==> inputs of v12 <==
==> flow/design.v <==
module pow_5_pipe
(
    input             clock,
    input      [17:0] n,
    output reg [17:0] n_pow_5
);
    reg [17:0] n_1, n_2, n_3;
    reg [17:0] n_pow_2, n_pow_3, n_pow_4;
    always @(posedge clock)
    begin
        n_1 <= n;
        n_2 <= n_1;
        n_3 <= n_2;
        n_pow_2 <= n * n;
        n_pow_3 <= n_pow_2 * n_1;
        n_pow_4 <= n_pow_3 * n_2;
        n_pow_5 <= n_pow_4 * n_3;
    end
endmodule
==> flow/run.sh <==
#!/bin/bash
# the make line also repeats each setting of config.mk as NAME=value (left out here)
make -C /OpenROAD-flow-scripts/flow DESIGN_CONFIG=/design/flow/config.mk WORK_HOME=/design/flow/orfs CLKGATE_MAP_FILE= finish
==> flow/config.mk <==
export PLATFORM = sky130hd
export DESIGN_NAME = pow_5_pipe
export DESIGN_NICKNAME = pow_5_pipe
export VERILOG_FILES = /design/flow/design.v
export SDC_FILE = /design/flow/constraint.sdc
export NUM_CORES = 4
export LEC_CHECK = 0
export ABC_AREA = 0
export CAP_MARGIN = 40
export CORE_MARGIN = 2
export CORE_UTILIZATION = 71
export CTS_CLUSTER_SIZE = 41
export HOLD_SLACK_MARGIN = -0.1
export MAX_ROUTING_LAYER = met4
export PLACE_DENSITY = 0.62
export SETUP_SLACK_MARGIN = 0.19
export SLEW_MARGIN = 20
export TNS_END_PERCENT = 5
==> flow/constraint.sdc <==
create_clock -name core_clock -period 4.24 [get_ports {clock}]
set_input_delay 0.8480 -clock core_clock [delete_from_list [all_inputs] [get_ports {clock}]]
set_output_delay 0.8480 -clock core_clock [all_outputs]
set_load 0.01 [all_outputs]
==> v35 (differences from v12) <==
Settings changed: ABC_AREA 0 to default, CAP_MARGIN 40 to 20, CORE_UTILIZATION 71 to 40, CTS_CLUSTER_SIZE 41 to default, HOLD_SLACK_MARGIN -0.1 to default, MAX_ROUTING_LAYER met4 to default, PLACE_DENSITY 0.62 to default, SETUP_SLACK_MARGIN 0.19 to default, TNS_END_PERCENT 5 to default.
==> flow/constraint.sdc (replaced) <==
create_clock -name core_clock -period 6.4 [get_ports {clock}]
set_input_delay 1.2800 -clock core_clock [delete_from_list [all_inputs] [get_ports {clock}]]
set_output_delay 1.2800 -clock core_clock [all_outputs]
set_load 0.01 [all_outputs]
==> v20 (differences from v12) <==
Settings changed: ABC_AREA 0 to 1, CAP_MARGIN 40 to 20, CORE_UTILIZATION 71 to 72, CTS_CLUSTER_SIZE 41 to default, HOLD_SLACK_MARGIN -0.1 to default, PLACE_DENSITY 0.62 to 0.69, SETUP_SLACK_MARGIN 0.19 to 1.18.
==> flow/constraint.sdc (replaced) <==
create_clock -name core_clock -period 3.96 [get_ports {clock}]
set_input_delay 0.7920 -clock core_clock [delete_from_list [all_inputs] [get_ports {clock}]]
set_output_delay 0.7920 -clock core_clock [all_outputs]
set_load 0.01 [all_outputs]
==> summary of the runs <==
Of v35 and v20, v20 has the higher via count (gap 36%, measured against v20). Of v20 and v35, v20 has the higher synthesized area (gap about 7%, measured against v35). In v20 the clock skew is higher than in v12, by 0.0048 ns. Hold slack: v20 < v35 < v12. Global-route usage, lowest first: v35, v12, v20. v20 ran to the end with violations: negative setup slack. v12 produced a layout that fails on negative setup slack. v35 produced a clean layout. Against v20, the design area of v35 is smaller by about 18%. Of v20 and v35, v35 has the higher sequential share of layout area (gap 1.4 points). Utilization, highest first: v20, v12, v35.

* * *

==> inputs of run a <==
// pow_5_pipe: RTL as listed in full above, without the edits since
Settings: LEC_CHECK=0, ABC_AREA=0, CAP_MARGIN=40, CORE_ASPECT_RATIO=0.91, CORE_MARGIN=2, CORE_UTILIZATION=72, CTS_CLUSTER_DIAMETER=382, CTS_CLUSTER_SIZE=22, PLACE_DENSITY_LB_ADDON=0.04, SETUP_SLACK_MARGIN=-0.45, SLEW_MARGIN=20; clock period 4.54 ns.
run.sh (not shown) runs the stock make flow with config.mk's settings and CLKGATE_MAP_FILE=.
==> inputs of run b, as changes to run a <==
==> flow/config.mk (replaced) <==
export PLATFORM = sky130hd
export DESIGN_NAME = pow_5_pipe
export DESIGN_NICKNAME = pow_5_pipe
export VERILOG_FILES = /design/flow/design.v
export SDC_FILE = /design/flow/constraint.sdc
export NUM_CORES = 4
export LEC_CHECK = 0
export CAP_MARGIN = 20
export CORE_MARGIN = 2
export CORE_UTILIZATION = 64
export MAX_ROUTING_LAYER = met4
export SLEW_MARGIN = 20
==> flow/constraint.sdc (replaced) <==
create_clock -name core_clock -period 4.38 [get_ports {clock}]
set_input_delay 0.8760 -clock core_clock [delete_from_list [all_inputs] [get_ports {clock}]]
set_output_delay 0.8760 -clock core_clock [all_outputs]
set_load 0.01 [all_outputs]
==> metrics.cfg <==
[outcome]
outcome=failed layout checks
so_faults=negative setup slack

[hold_path]
worstHoldStart=n_2[17]

[timing]
fin_ws_ns=-0.608
setup_viol=31

[flow_run]
warnings=31

[route]
wl_met3_um=5950

[grt]
grtUsageMet2_pct=64.2

[worst_setup_path]
path_cells=buf_6, buf_4, and2_1, fa_1, fa_1, ha_1, ha_1, inv_1, fa_1, fa_1, inv_2, ha_4, buf_4, a311o_2, a21oi_4, a21oi_4, a31oi_4, xnor2_2

[clock_network]
clk_pin_slew_ns=0.06

That was run a.
==> metrics.cfg <==
[timing]
fin_ws_ns=-0.873
setup_viol=28

[route]
wl_met3_um=2960

[outcome]
so_faults=negative setup slack
outcome=failed layout checks

[flow_run]
warnings=33

[grt]
grtUsageMet2_pct=61.5

That was run b.

* * *

==> job 4649: inputs <==
// pow_5_pipe: RTL as listed in full above, without the edits since
Settings: LEC_CHECK=0, ABC_AREA=1, CAP_MARGIN=20, CELL_PAD_IN_SITES_GLOBAL_PLACEMENT=2, CORE_ASPECT_RATIO=1.4, CORE_MARGIN=10, CORE_UTILIZATION=41, GPL_ROUTABILITY_DRIVEN=0, MAX_ROUTING_LAYER=met4, MIN_ROUTING_LAYER=met2, PLACE_DENSITY_LB_ADDON=0.14, SLEW_MARGIN=20, TNS_END_PERCENT=90; clock period 11.2 ns.
==> inputs of job 3308, as changes to job 4649 <==
==> flow/config.mk (replaced) <==
export PLATFORM = sky130hd
export DESIGN_NAME = pow_5_pipe
export DESIGN_NICKNAME = pow_5_pipe
export VERILOG_FILES = /design/flow/design.v
export SDC_FILE = /design/flow/constraint.sdc
export NUM_CORES = 4
export LEC_CHECK = 0
export CAP_MARGIN = 20
export CORE_MARGIN = 2
export CORE_UTILIZATION = 72
export CTS_CLUSTER_DIAMETER = 85
export PLACE_DENSITY_LB_ADDON = 0.26
export SLEW_MARGIN = 20
==> flow/constraint.sdc (replaced) <==
create_clock -name core_clock -period 4.8 [get_ports {clock}]
set_input_delay 0.9600 -clock core_clock [delete_from_list [all_inputs] [get_ports {clock}]]
set_output_delay 0.9600 -clock core_clock [all_outputs]
set_load 0.01 [all_outputs]
==> flow_summary_export.csv <==
group,metric,value,unit
outcome,status,"no timing/DRC/antenna violations",
worst_hold_path,hp-start,"n_1[17]",
logic_synthesis,ys_area,22700,µm²
worst_setup_path,cp_common_cell,"fa_1",
timing,layout_setup_ws,3.87,ns
# the run above: job 4649

==> flow_summary_export.csv <==
group,metric,value,unit
logic_synthesis,ys_area,21100,µm²
outcome,status,"failed layout checks",
outcome,failed_checks,"setup timing",
timing,setup_violations,21,
timing,layout_setup_ws,-0.521,ns
# the run above: job 3308

